// WcaUpConverter
module WcaUpConverter
(
	input              	clock,
	input              	reset,
	input              	enable,
	input  	wire [7:0]  	cfg,				 
	input  	wire       		strobe_cic,   	 
	input  	wire [31:0] 	phase_cordic, 	 
	input		wire [3:0]  	log2_rate,
	input	  wire			strobe_if,
	input   wire	[31:0] iq_bb_in,
	output  reg		[23:0] iq_if_out
  );
  parameter MODE  =  4'hB; 		 
	wire  aclr = cfg[1];  
	wire [15:0] ihb_in = iq_bb_in[15:0];
	wire [15:0] qhb_in = iq_bb_in[31:16];
	wire [11:0] icor_in;
	wire [11:0] qcor_in;
	wire [23:0] cor_out;
	wire [15:0] icic_in;
	wire [15:0] qcic_in;
	wire hb_strobe_out;
	wire cic_strobe_out;
assign icic_in 		= ihb_in; 
assign qcic_in 		= qhb_in;
generate if( MODE & 3'h2)
  begin
  	wire [15:0] icic_out;
   wire [15:0] qcic_out;
   reg [15:0] icic_latch;
	reg [15:0] qcic_latch;
	WcaCicInterp cic_i (
	 .clock(clock), 
    .reset(reset | aclr), 
    .enable(enable), 
    .strobe_cic(strobe_cic), 
    .strobe_if(strobe_if), 
    .log2_rate(log2_rate), 
    .data_in(icic_in), 
    .data_out(icic_out)
    );
	WcaCicInterp cic_q (
    .clock(clock), 
    .reset(reset | aclr), 
    .enable(enable), 
    .strobe_cic(strobe_cic), 
    .strobe_if(strobe_if), 
    .log2_rate(log2_rate), 
    .data_in(qcic_in), 
    .data_out(qcic_out)
    );
	always @(posedge clock)
	begin
		if( strobe_if)
		 begin
			icic_latch<= icic_out;
			qcic_latch<= qcic_out;
		 end
	end	 
	wire bypassCic    	=  MODE[3] & cfg[3];
   assign icor_in 		= (bypassCic) ? icic_in[15:4] : icic_latch[15:4];
	assign qcor_in 		= (bypassCic) ? qcic_in[15:4] : qcic_latch[15:4] ;
	end
else 
 begin 
    assign icor_in 			= icic_in[15:4] ;
    assign qcor_in 			= qcic_in[15:4] ;
  end   
endgenerate
generate if( MODE & 3'h1)
  begin
  wire [11:0] icordicout_internal;
  wire [11:0] qcordicout_internal;
    reg [11:0] X0;
    reg [11:0] Y0;
    reg [11:0] A0;
    always @(posedge clock) 
     case({strobe_if, phase_cordic[31:30]})
       3'b101 :   
        begin            
            X0 <= -qcor_in;
            Y0 <= icor_in;
            A0 <= phase_cordic[31:20] - 12'h400;                    
        end
  ...
Size: roughly 110 I/O pins.
make LEC_CHECK=0 CAP_MARGIN=20 CELL_PAD_IN_SITES_DETAIL_PLACEMENT=1 CORE_MARGIN=6 CORE_UTILIZATION=33 CTS_CLUSTER_DIAMETER=79 MIN_ROUTING_LAYER=met2 SLEW_MARGIN=20 finish   # period 8.0 ns
run.sh (not shown) runs the stock make flow with config.mk's settings and CLKGATE_MAP_FILE=.
Edit:
--- a/flow/config.mk
+++ b/flow/config.mk
@@ -9,5 +9,2 @@
-export CELL_PAD_IN_SITES_DETAIL_PLACEMENT = 1
-export CORE_MARGIN = 6
-export CORE_UTILIZATION = 33
-export CTS_CLUSTER_DIAMETER = 79
-export MIN_ROUTING_LAYER = met2
+export CORE_MARGIN = 2
+export CORE_UTILIZATION = 31
==> flow/constraint.sdc (replaced) <==
create_clock -name core_clock -period 5.3 [get_ports {clock}]
set_input_delay 1.0600 -clock core_clock [delete_from_list [all_inputs] [get_ports {clock}]]
set_output_delay 1.0600 -clock core_clock [all_outputs]
set_load 0.01 [all_outputs]
Non-clock buffer count came out higher by 26.
Final area came out higher by 0.55%.
Core utilization came out lower by 2.1 points.
Power came out higher by 47%.
Sequential share of layout area came out lower by 0.15 points.
Final cell count came out higher by 1.6%.
Worst hold slack hardly moves.
Routed wire length came out lower by 16%.
Edit:
--- a/flow/config.mk
+++ b/flow/config.mk
@@ -8 +8 @@
-export CAP_MARGIN = 20
+export CAP_MARGIN = 15
@@ -10 +10,3 @@
-export CORE_UTILIZATION = 31
+export CORE_UTILIZATION = 72
+export PLACE_DENSITY = 0.65
+export SETUP_SLACK_MARGIN = 0.43
==> flow/constraint.sdc (replaced) <==
create_clock -name core_clock -period 2.95 [get_ports {clock}]
set_input_delay 0.5900 -clock core_clock [delete_from_list [all_inputs] [get_ports {clock}]]
set_output_delay 0.5900 -clock core_clock [all_outputs]
set_load 0.01 [all_outputs]
This time the run aborted during global routing (5_1_grt) with DPL-0038.
Synthesized cell count is unchanged.
Area after synthesis stays the same.
Die area is lower by about 57%.
Power figures rest on the tool's default switching activity, not on a simulated workload.
